Setup of JK:
// total_fir
module total_fir(total_out, x_in, clk);
	input clk;
	input signed[7:0]x_in;
	output signed[15:0]total_out;
	wire signed[7:0]c0 = 8'b0_0010001;
	wire signed[7:0]c1 = 8'b1_1010111;
	wire signed[7:0]c2 = 8'b0_0011000;
	wire signed[7:0]c3 = 8'b1_1000110;
	wire signed[7:0]c4 = 8'b1_0001100;
	wire signed[7:0]c5 = 8'b0_1010110;
	wire signed[7:0]c6 = 8'b1_0011010;
	wire signed[7:0]c7 = 8'b0_0111010;
	wire signed[7:0]c8 = 8'b1_1110000;
	wire signed[7:0]c9 = 8'b0_1111111;
	wire signed[7:0]c10 = 8'b0_0001111;
	wire signed[7:0]c11 = 8'b1_1110111;
	wire signed[7:0]c12 = 8'b1_1101011;
	wire signed[7:0]c13 = 8'b1_0110110;
	wire signed[7:0]c14 = 8'b1_0111100;
	wire signed[7:0]c15 = 8'b1_1010000;
	wire signed[7:0]in_a;
	wire signed[7:0]d1_eigh_out, d2_eigh_out, d3_eigh_out, d4_eigh_out, d5_eigh_out, d6_eigh_out,
					d7_eigh_out, d8_eigh_out, d9_eigh_out, d10_eigh_out, d11_eigh_out, d12_eigh_out,
					d13_eigh_out, d14_eigh_out, d15_eigh_out, d16_eigh_out;
	wire signed[13:0]m1_out, m2_out, m3_out, m4_out, m5_out, m6_out, m7_out, m8_out, m9_out, m10_out,
					m11_out, m12_out, m13_out, m14_out, m15_out, m16_out; 
	wire signed[13:0]d1_fort_out, d2_fort_out, d3_fort_out,  d4_fort_out, d5_fort_out, d6_fort_out,
					d7_fort_out, d8_fort_out, d9_fort_out, d10_fort_out, d11_fort_out, d12_fort_out,
					d13_fort_out, d14_fort_out, d15_fort_out, d16_fort_out;
	wire signed[15:0]a1_out, a2_out, a3_out, a4_out;
  ...
Settings: LEC_CHECK=0, ABC_AREA=0, CAP_MARGIN=20, CELL_PAD_IN_SITES_DETAIL_PLACEMENT=1, CELL_PAD_IN_SITES_GLOBAL_PLACEMENT=2, CORE_ASPECT_RATIO=1.96, CORE_MARGIN=9, CORE_UTILIZATION=21, CTS_CLUSTER_DIAMETER=349, GPL_ROUTABILITY_DRIVEN=1, GPL_TIMING_DRIVEN=0, MAX_ROUTING_LAYER=met4, MIN_ROUTING_LAYER=met1, PLACE_DENSITY_LB_ADDON=0.17, SLEW_MARGIN=10; clock period 3.55 ns.
run.sh (not shown) runs the stock make flow with config.mk's settings and CLKGATE_MAP_FILE=.
No crash in JK: every stage finished, but the layout fails its final checks due to setup timing.
The following lists how MS was set up differently from JK:
- clearing GPL_TIMING_DRIVEN, which used to be 0
- clearing CORE_ASPECT_RATIO, which used to be 1.96
- clearing MIN_ROUTING_LAYER, which used to be met1
- clearing PLACE_DENSITY_LB_ADDON, which used to be 0.17
- clearing ABC_AREA, which used to be 0
- clearing MAX_ROUTING_LAYER, which used to be met4
- swapping 9 for 2 in CORE_MARGIN
- swapping 21 for 56 in CORE_UTILIZATION
- clearing CTS_CLUSTER_DIAMETER, which used to be 349
- clearing GPL_ROUTABILITY_DRIVEN, which used to be 1
- clearing CELL_PAD_IN_SITES_GLOBAL_PLACEMENT, which used to be 2
- swapping 10 for 20 in SLEW_MARGIN
- clearing CELL_PAD_IN_SITES_DETAIL_PLACEMENT, which used to be 1
- swapping 3.55 for 4.42 in the clock period (ns, I/O delays scaled along)
[summary]
MS finished all stages; the layout is clean.
Post-synth net total: MS vs JK identical
Where worst relative slew slack is concerned, JK is better than MS.
Setup slack of the critical path after layout in MS vs JK: up 0.69 ns
Inputs modified between MS and AL:
- CORE_UTILIZATION: 56 -> 72
- SETUP_SLACK_MARGIN: unset -> -0.18
- PLACE_DENSITY_LB_ADDON: unset -> 0.26
- the clock period (ns, I/O delays scaled along): 4.42 -> 3.45
--- outcome ---
In AL the implementation ran to completion but is not tape-out ready, as the final checks report setup timing.
On wire length of the first global-routing pass: between AL and MS, it ends up higher for AL.
Diff MS -> AL | core region area | decrease of about 22%
On fmax: between AL and MS, it ends up lower for AL.
Post-route minimum period delta for AL relative to MS: 0.45 ns higher
On AL: number of antenna violations at the first check in global routing is 13 higher than what MS gave.
[inputs] TR vs AL
- PLACE_DENSITY newly set to 0.67
- SETUP_SLACK_MARGIN removed (was -0.18)
- PLACE_DENSITY_LB_ADDON removed (was 0.26)
- the clock period (ns, I/O delays scaled along) changed from 3.45 to 3.62
Results
TR -> stages 100% | layout checks FAIL | setup timing. Taking AL as the reference, in TR clock transition at the registers of the reported paths stayed essentially flat, critical path depth rose by 2. Number of nets in the layout in TR vs AL: down 129. TR vs AL, instance count: TR lower. Met2 capacity usage during global routing (lower): TR. In the tables for TR and AL, sequential share of layout area reads lower with AL. Via count of the first global-routing pass in TR is 2,807 lower than in AL.
Changes in PW relative to TR:
- an added MAX_ROUTING_LAYER of met4
- an added CTS_CLUSTER_DIAMETER of 265
- a change of CAP_MARGIN from 20 to 0
- a change of PLACE_DENSITY from 0.67 to 0.65
- an added ABC_AREA of 1
- a change of the clock period (ns, I/O delays scaled along) from 3.62 to 3.44
Findings:
PW -> stages 100% | layout checks FAIL | setup timing. PW ends up with a final net count that is 535 higher than in TR. Cell with the biggest individual delay on the critical path = fa_1: PW; cell with the biggest individual delay on the critical path = fa_2: TR. Compared with TR, PW has extra setup slack. Per the comparison of PW with TR, layout filler cell count now larger; number of nets at floorplan now larger; register share of the cell area now larger; first-pass GRT wire length now larger; mean area per synthesized cell now smaller. Looking at final wirelength across PW and TR, the one that comes out lower is TR. After synthesis and placement, the instance count of PW is above that of TR.
